==> inputs of run R <==
## CPU
module CPU(
    input               clk         ,
    input               rstn        ,
    input               rf_dcp_rd   ,
    input [4:0]         rf_addr     ,
    output reg [31:0]   rf_out      ,
    output [7:0]        imem_addr   ,
    input [31:0]        imem_rdata  ,
    output [7:0]        dmem_addr   ,
    output [31:0]       dmem_wdata  ,
    output              dmem_we     ,
    input [31:0]        dmem_rdata  ,
    output              stop
    );
==> flow/config.mk <==
export PLATFORM = sky130hd
export DESIGN_NAME = CPU
export DESIGN_NICKNAME = CPU
export VERILOG_FILES = /design/flow/design.v
export SDC_FILE = /design/flow/constraint.sdc
export NUM_CORES = 4
export LEC_CHECK = 0
export CAP_MARGIN = 20
export CORE_MARGIN = 2
export CORE_UTILIZATION = 66
export CTS_CLUSTER_DIAMETER = 28
export CTS_CLUSTER_SIZE = 41
export MAX_ROUTING_LAYER = met4
export SETUP_SLACK_MARGIN = 1.68
export SLEW_MARGIN = 20
export TNS_END_PERCENT = 5
==> flow/constraint.sdc <==
create_clock -name core_clock -period 7.05 [get_ports {clk}]
set_input_delay 1.4100 -clock core_clock [delete_from_list [all_inputs] [get_ports {clk}]]
set_output_delay 1.4100 -clock core_clock [all_outputs]
set_load 0.01 [all_outputs]
run.sh (not shown) runs the stock make flow with config.mk's settings and CLKGATE_MAP_FILE=.
==> run X: changes against run R <==
- ABC_AREA: unset -> 1
- CORE_ASPECT_RATIO: unset -> 1.55
- CORE_UTILIZATION: 66 -> 40
- CTS_CLUSTER_DIAMETER: 28 -> unset
- CTS_CLUSTER_SIZE: 41 -> unset
- GPL_TIMING_DRIVEN: unset -> 0
- HOLD_SLACK_MARGIN: unset -> 0.16
- MIN_ROUTING_LAYER: unset -> met2
- PLACE_DENSITY_LB_ADDON: unset -> 0.16
- SETUP_SLACK_MARGIN: 1.68 -> unset
- TNS_END_PERCENT: 5 -> 95
==> flow/constraint.sdc (replaced) <==
create_clock -name core_clock -period 10.5 [get_ports {clk}]
set_input_delay 2.1000 -clock core_clock [delete_from_list [all_inputs] [get_ports {clk}]]
set_output_delay 2.1000 -clock core_clock [all_outputs]
set_load 0.01 [all_outputs]
==> qor summary <==
|  | run X | run R |
|---|---|---|
| Result of the run | aborted with a tool error | aborted with a tool error |
| Failing step | 5_1_grt | 5_1_grt |
| Mux cell area share | 0% | 10.3% |
| Number of cells in Yosys stat | 9447 | 7300 |
| Initial cell density of the core | 40.2% | 66.8% |
| Placer's final routability congestion estimate | 1.50 | 1.15 |
| Area after DPL | 85700 um2 | 84000 um2 |
| Post-Syn Area | 78500 um2 | 77800 um2 |
| Area reported by Yosys stat | 78500 um2 | 77800 um2 |
| AND/OR/NAND/NOR Cells, Area Fraction | 21.0% | 17.4% |
| Fraction of the mapped netlist area in adder cells | 2.42% | 2.44% |
| XOR-XNOR Cells, Area Fraction | 0.837% | 1.13% |
| Sequential area share after synthesis | 51.4% | 51.9% |
| Row count | 202 | 125 |
| Number of H-tree levels | 4 | 5 |
| Per-instance average area after synthesis | 8.31 um2 | 10.7 um2 |
| Die extent in x | 360 um | 347 um |
| Post-synthesis cell count | 9447 | 7300 |
| Floorplan Core Area | 195000 um2 | 117000 um2 |
| Aoi share | 17.1% | 12.9% |
| Number of setup buffers added after CTS | 1 | 26 |
| Area leader share | 39.2% | 39.5% |
| Number of unique standard cell types used by synthesis | 63 | 112 |
| I/O Buffers | 152 | 153 |
| Number of CTS-inserted buffers | 161 | 317 |
| Total die size | 200000 um2 | 121000 um2 |
| Post-Place Setup Slack | -1.37 ns | -0.592 ns |


==> inputs of v32 <==
Starting RTL as in the previous note.
Settings: LEC_CHECK=0, ABC_AREA=1, CAP_MARGIN=20, CELL_PAD_IN_SITES_GLOBAL_PLACEMENT=1, CORE_ASPECT_RATIO=1.19, CORE_MARGIN=10, CORE_UTILIZATION=66, CTS_CLUSTER_SIZE=54, GPL_ROUTABILITY_DRIVEN=0, GPL_TIMING_DRIVEN=0, PLACE_DENSITY=0.58, SETUP_SLACK_MARGIN=2.66, SLEW_MARGIN=25, TNS_END_PERCENT=60; clock period 13.7 ns.
==> inputs of v23, as changes to v32 <==
Settings changed: ABC_AREA 1 to 0, CELL_PAD_IN_SITES_GLOBAL_PLACEMENT 1 to unset, CORE_ASPECT_RATIO 1.19 to unset, CORE_MARGIN 10 to 2, CORE_UTILIZATION 66 to 65, CTS_CLUSTER_SIZE 54 to unset, GPL_ROUTABILITY_DRIVEN 0 to unset, GPL_TIMING_DRIVEN 0 to unset, PLACE_DENSITY 0.58 to unset, SETUP_SLACK_MARGIN 2.66 to -0.36, SLEW_MARGIN 25 to 15, TNS_END_PERCENT 60 to unset.
==> flow/constraint.sdc (replaced) <==
create_clock -name core_clock -period 6.23 [get_ports {clk}]
set_input_delay 1.2460 -clock core_clock [delete_from_list [all_inputs] [get_ports {clk}]]
set_output_delay 1.2460 -clock core_clock [all_outputs]
set_load 0.01 [all_outputs]
==> qor summary <==
| metric | v23 | v32 |
|---|---|---|
| Fraction of synthesized cell area in xor and xnor cells | 1.13% | 0.837% |
| Die W | 350 µm | 336 µm |
| Post-synth mux share | 10.3% | 0% |
| Number of storage elements in the synthesis netlist | 1504 | 1504 |
| Area of the mapped netlist | 0.0778 mm² | 0.0785 mm² |
| Run status | stopped before the end | stopped before the end |
| Failing step | 5_1_grt | 3_1_place_gp_skip_io |
| Row count | 126 | 137 |
| Synth Area per Inst | 10.7 µm² | 8.31 µm² |
| Share of the synthesized area in the top cell type | 39.5% | 39.2% |
| Number of enable-type register cells in the synthesized netlist | 1024 | 1024 |
| Fraction of the mapped netlist area in simple logic gates | 17.4% | 21.0% |
| Die Size | 0.123 mm² | 0.133 mm² |
| Yosys-reported design area after synthesis | 0.0778 mm² | 0.0785 mm² |
| Post-synth cell types | 112 | 63 |
| Proportion of synthesized chip area in sequential cells | 51.9% | 51.4% |
| Count of yosys warnings during synthesis | 11 | 11 |
| Fraction of the core area occupied by cells at floorplan | 65.7% | 66.7% |
| Area inside the core boundary | 0.118 mm² | 0.118 mm² |
| Y dimension of the die | 350 µm | 396 µm |
| Total cells reported by yosys after synthesis | 7300 | 9447 |
| FA/HA/MAJ Cells, Area Fraction | 2.44% | 2.42% |
| Post-synthesis cell type with the largest instance count | sky130_fd_sc_hd__nand2_1 | sky130_fd_sc_hd__nand2_1 |
| Number of cells produced by synthesis | 7300 | 9447 |
| Post-Synth AOI/OAI Area | 12.9% | 17.1% |


==> 09-01: inputs <==
CPU again, from the RTL that the note above started with.
Design CPU, start of the top module:
module CPU(
    input               clk         ,
    input               rstn        ,
    input               rf_dcp_rd   ,
    input [4:0]         rf_addr     ,
    output reg [31:0]   rf_out      ,
    output [7:0]        imem_addr   ,
    input [31:0]        imem_rdata  ,
    output [7:0]        dmem_addr   ,
    output [31:0]       dmem_wdata  ,
    output              dmem_we     ,
    input [31:0]        dmem_rdata  ,
    output              stop
    );
Settings: LEC_CHECK=0, CAP_MARGIN=20, CORE_ASPECT_RATIO=1.16, CORE_MARGIN=2, CORE_UTILIZATION=72, CTS_CLUSTER_DIAMETER=362, CTS_CLUSTER_SIZE=31, HOLD_SLACK_MARGIN=0.24, PLACE_DENSITY_LB_ADDON=0.0, SETUP_SLACK_MARGIN=0.43, SLEW_MARGIN=20, TNS_END_PERCENT=20; clock period 5.92 ns.
==> inputs of 08-22, as changes to 09-01 <==
- CORE_ASPECT_RATIO: 1.16 -> unset
- CORE_UTILIZATION: 72 -> 66
- CTS_CLUSTER_DIAMETER: 362 -> 32
- CTS_CLUSTER_SIZE: 31 -> 14
- HOLD_SLACK_MARGIN: 0.24 -> unset
- MAX_ROUTING_LAYER: unset -> met4
- PLACE_DENSITY_LB_ADDON: 0.0 -> unset
- SETUP_SLACK_MARGIN: 0.43 -> unset
- TNS_END_PERCENT: 20 -> unset
==> flow/constraint.sdc (replaced) <==
create_clock -name core_clock -period 6.52 [get_ports {clk}]
set_input_delay 1.3040 -clock core_clock [delete_from_list [all_inputs] [get_ports {clk}]]
set_output_delay 1.3040 -clock core_clock [all_outputs]
set_load 0.01 [all_outputs]
==> inputs of 03-11, as changes to 09-01 <==
- CORE_ASPECT_RATIO: 1.16 -> unset
- CORE_UTILIZATION: 72 -> 61
- CTS_CLUSTER_DIAMETER: 362 -> 27
- CTS_CLUSTER_SIZE: 31 -> 14
- HOLD_SLACK_MARGIN: 0.24 -> unset
- PLACE_DENSITY_LB_ADDON: 0.0 -> unset
- SETUP_SLACK_MARGIN: 0.43 -> 1.82
- TNS_END_PERCENT: 20 -> unset
==> flow/constraint.sdc (replaced) <==
create_clock -name core_clock -period 6.87 [get_ports {clk}]
set_input_delay 1.3740 -clock core_clock [delete_from_list [all_inputs] [get_ports {clk}]]
set_output_delay 1.3740 -clock core_clock [all_outputs]
set_load 0.01 [all_outputs]
==> out/summary.json <==
{
  "placed_design": {
    "routabilityCongestion": 1.112,
    "half_perimeter_wire_length_after_detailed_placement_mm": 213.5,
    "pre_cts_ws_ps": -952.4,
    "placed_instance_area_mm2": 0.08496
  },
  "floorplan": {
    "fp_util": 0.6127,
    "fp.dieArea_mm2": 0.1305,
    "std_cell_rows": 131
  },
  "status": {
    "violations": "setup timing",
    "outcome": "failed layout checks"
  },
  "cts": {
    "tritoncts_buffer_count": 349,
    "cts-resized-gates": 255,
    "ctsLongestPathBuffers": 4
  },
  "timing": {
    "setup_slack_ps": -815.6,
    "setup-violations-final": 338
  }
}
# the run above: 03-11

==> out/summary.json <==
{
  "cts": {
    "cts_setup_buffers": 17,
    "tritoncts_buffer_count": 54,
    "cts-hold-fix-buffers": 0,
    "ctsLongestPathBuffers": 3,
    "cts-resized-gates": 81
  },
  "floorplan": {
    "fp_util": 0.7285,
    "ioPinCount": 154,
    "std_cell_rows": 129,
    "fp.dieArea_mm2": 0.1108
  },
  "placed_design": {
    "routabilityCongestion": 1.113,
    "placed_instance_area_mm2": 0.08545,
    "pre_cts_ws_ps": -1362,
    "half_perimeter_wire_length_after_detailed_placement_mm": 221.0
  },
  "yosys": {
    "leading_cell_type_by_number_of_instances_after_synthesis": "sky130_fd_sc_hd__nand2_1",
    "synth_stat.cells": 7300,
    "postSynth.asyncResetShare": 0
  },
  "status": {
    "outcome": "aborted with a tool error",
    "outcome.stop_stage": "global routing"
  }
}
# the run above: 09-01

==> out/summary.json <==
{
  "placed_design": {
    "routabilityCongestion": 1.175,
    "place.port_buffers": 153,
    "placed_instance_area_mm2": 0.08471,
    "pre_cts_ws_ps": -967.9,
    "half_perimeter_wire_length_after_detailed_placement_mm": 222.2
  },
  "grt": {
    "grt_util_all_layers": 0.8995
  },
  "status": {
    "firstError": "[ERROR GRT-0232] Routing congestion too high. Check the congestion heatmap in the GUI.",
    "outcome": "aborted with a tool error",
    "outcome.stop_stage": "global routing"
  },
  "floorplan": {
    "fp_util": 0.6680,
    "fp.dieArea_mm2": 0.1207
  },
  "cts": {
    "cts-resized-gates": 195,
    "tritoncts_buffer_count": 239
  },
  "yosys": {
    "yosysUniqueCellTypes": 112
  }
}
# the run above: 08-22



==> run a <==
Starting RTL as in the previous note.
## CPU
module CPU(
    input               clk         ,
    input               rstn        ,
    input               rf_dcp_rd   ,
    input [4:0]         rf_addr     ,
    output reg [31:0]   rf_out      ,
    output [7:0]        imem_addr   ,
    input [31:0]        imem_rdata  ,
    output [7:0]        dmem_addr   ,
    output [31:0]       dmem_wdata  ,
    output              dmem_we     ,
    input [31:0]        dmem_rdata  ,
    output              stop
    );
make LEC_CHECK=0 ABC_AREA=0 CAP_MARGIN=20 CORE_MARGIN=2 CORE_UTILIZATION=58 SETUP_SLACK_MARGIN=0.84 SLEW_MARGIN=15 finish   # period 5.78 ns
==> run b: changes against run a <==
==> flow/config.mk (replaced) <==
export PLATFORM = sky130hd
export DESIGN_NAME = CPU
export DESIGN_NICKNAME = CPU
export VERILOG_FILES = /design/flow/design.v
export SDC_FILE = /design/flow/constraint.sdc
export NUM_CORES = 4
export LEC_CHECK = 0
export CAP_MARGIN = 20
export CORE_MARGIN = 2
export CORE_UTILIZATION = 60
export CTS_CLUSTER_DIAMETER = 28
export CTS_CLUSTER_SIZE = 41
export SETUP_SLACK_MARGIN = 1.68
export SLEW_MARGIN = 20
==> flow/constraint.sdc (replaced) <==
create_clock -name core_clock -period 7.05 [get_ports {clk}]
set_input_delay 1.4100 -clock core_clock [delete_from_list [all_inputs] [get_ports {clk}]]
set_output_delay 1.4100 -clock core_clock [all_outputs]
set_load 0.01 [all_outputs]
==> reports/results.txt <==
Status = complete, but fails checks
Fail Reasons = setup timing
Final setup violation count = 338
Setup ws final = -0.593 ns
(the above is from run b)
==> reports/results.txt <==
Setup ws final = -1.63 ns
Crit path DAT = 8.14 ns
Fail Reasons = setup timing
Final setup violation count = 338
Status = complete, but fails checks
(the above is from run a)


==> inputs of wip/yarrow <==
Starting RTL as in the previous note.
make LEC_CHECK=0 ABC_AREA=1 CAP_MARGIN=20 CELL_PAD_IN_SITES_GLOBAL_PLACEMENT=1 CORE_ASPECT_RATIO=1.19 CORE_MARGIN=10 CORE_UTILIZATION=66 CTS_CLUSTER_SIZE=74 GPL_ROUTABILITY_DRIVEN=0 GPL_TIMING_DRIVEN=0 HOLD_SLACK_MARGIN=0.26 PLACE_DENSITY=0.58 SLEW_MARGIN=25 TNS_END_PERCENT=60 finish   # period 13.7 ns
==> inputs of wip/tundra, as changes to wip/yarrow <==
==> flow/config.mk (replaced) <==
export PLATFORM = sky130hd
export DESIGN_NAME = CPU
export DESIGN_NICKNAME = CPU
export VERILOG_FILES = /design/flow/design.v
export SDC_FILE = /design/flow/constraint.sdc
export NUM_CORES = 4
export LEC_CHECK = 0
export CAP_MARGIN = 20
export CORE_MARGIN = 2
export CORE_UTILIZATION = 61
export CTS_CLUSTER_DIAMETER = 29
export CTS_CLUSTER_SIZE = 14
export SETUP_SLACK_MARGIN = 1.53
export SLEW_MARGIN = 20
==> flow/constraint.sdc (replaced) <==
create_clock -name core_clock -period 6.52 [get_ports {clk}]
set_input_delay 1.3040 -clock core_clock [delete_from_list [all_inputs] [get_ports {clk}]]
set_output_delay 1.3040 -clock core_clock [all_outputs]
set_load 0.01 [all_outputs]
==> qor summary <==
metric                                                                     wip/tundra                                           wip/yarrow
Run status                                                             did not finish                                       did not finish
Failing step                                                 global routing (5_1_grt)  global placement without I/O (3_1_place_gp_skip_io)
Post-Synth Adder-Cell Area                                                     2.437%                                               2.417%
Synth Cell Area                                                            77,840 µm²                                           78,490 µm²
Row Count                                                                         131                                                  137
XOR Share, Synth                                                               1.125%                                              0.8369%
Gate count of the mapped netlist                                                7,300                                                9,447
Area share, top type                                                           39.51%                                               39.18%
Cell count listed in synth_stat.txt                                             7,300                                                9,447
Width of the chip                                                            361.2 µm                                             336.1 µm
Share of synthesized area spent on multiplexers                                10.34%                                                   0%
Die footprint                                                             130,500 µm²                                          133,200 µm²
Vertical die size                                                            361.2 µm                                             396.2 µm
Fraction of the mapped netlist area in simple logic gates                      17.38%                                               21.05%
Syn_area_per_cell                                                           10.66 µm²                                            8.308 µm²
Post-synth seq share                                                           51.85%                                               51.42%
Tally of unique sky130hd cells used after synthesis                               112                                                   63
Area reported by Yosys stat                                                77,840 µm²                                           78,490 µm²
FP Util                                                                        61.27%                                               66.75%
Standard cell core area                                                   127,000 µm²                                          117,600 µm²
Async set-or-reset flop fraction in the synthesized netlist                        0%                                                   0%
Aoi/oai-family share of the synthesized area                                   12.88%                                               17.14%


==> zinc <==
Starting RTL as in the previous note.
==> flow/design.v (excerpt) <==
module CPU(
    input               clk         ,
    input               rstn        ,
    input               rf_dcp_rd   ,
    input [4:0]         rf_addr     ,
    output reg [31:0]   rf_out      ,
    output [7:0]        imem_addr   ,
    input [31:0]        imem_rdata  ,
    output [7:0]        dmem_addr   ,
    output [31:0]       dmem_wdata  ,
    output              dmem_we     ,
    input [31:0]        dmem_rdata  ,
    output              stop
    );
make LEC_CHECK=0 CAP_MARGIN=20 CORE_MARGIN=2 CORE_UTILIZATION=72 CTS_CLUSTER_SIZE=17 PLACE_DENSITY_LB_ADDON=0.2 SLEW_MARGIN=20 finish   # period 6.76 ns
==> juniper (differences from zinc) <==
--- a/flow/config.mk
+++ b/flow/config.mk
@@ -9,5 +9,4 @@
 export CORE_MARGIN = 2
-export CORE_UTILIZATION = 72
-export CTS_CLUSTER_SIZE = 17
-export PLACE_DENSITY_LB_ADDON = 0.2
-export SLEW_MARGIN = 20
+export CORE_UTILIZATION = 23
+export CTS_CLUSTER_SIZE = 59
+export SLEW_MARGIN = 25
==> flow/constraint.sdc (replaced) <==
create_clock -name core_clock -period 10.5 [get_ports {clk}]
set_input_delay 2.1000 -clock core_clock [delete_from_list [all_inputs] [get_ports {clk}]]
set_output_delay 2.1000 -clock core_clock [all_outputs]
set_load 0.01 [all_outputs]
==> violet (differences from zinc) <==
--- a/flow/config.mk
+++ b/flow/config.mk
@@ -9,5 +9,3 @@
 export CORE_MARGIN = 2
-export CORE_UTILIZATION = 72
-export CTS_CLUSTER_SIZE = 17
-export PLACE_DENSITY_LB_ADDON = 0.2
+export CORE_UTILIZATION = 61
 export SLEW_MARGIN = 20
==> flow/constraint.sdc (replaced) <==
create_clock -name core_clock -period 8.28 [get_ports {clk}]
set_input_delay 1.6560 -clock core_clock [delete_from_list [all_inputs] [get_ports {clk}]]
set_output_delay 1.6560 -clock core_clock [all_outputs]
set_load 0.01 [all_outputs]
==> results <==
violet finished with timing, DRC and antenna clean. zinc aborted during 5_1_grt on GRT-0116. juniper completed with no timing, DRC or antenna violations. In violet the non-clock buffer count is higher than in juniper, by 79. Against juniper, the sequential share of layout area of violet is higher by 1.6 points. Between violet and juniper, the lower sequential power is in juniper (gap 27%, measured against juniper). In flip-flop count, violet and juniper do not differ. Of juniper and violet, violet has the higher utilization (gap 42 points).
==> figures <==
item	zinc	violet	juniper
Leading power group	-	sequential cells	sequential cells
Signal buffers	-	455	376
Outcome	stopped before the end	no timing/DRC/antenna violations	no timing/DRC/antenna violations
Last stage reached	5_1_grt	-	-
Power density cells	-	216.3 nW/um^2	168.4 nW/um^2
Instance count after placement with tap cells included	8834	8808	11.59k
Source of the critical timing path	-	rs1[1]	rs2[4]
Seq pwr share	-	44.9%	43.8%
Routed met2 length	-	131600 um	145300 um
Max stage delay on crit path	-	0.59 ns	0.86 ns
Combinational cell power	-	3.49 mW	2.74 mW
Worst setup path endpoint	-	b[29]	ir[1]
No activity file was given, so power comes from the tool's default toggle rates.
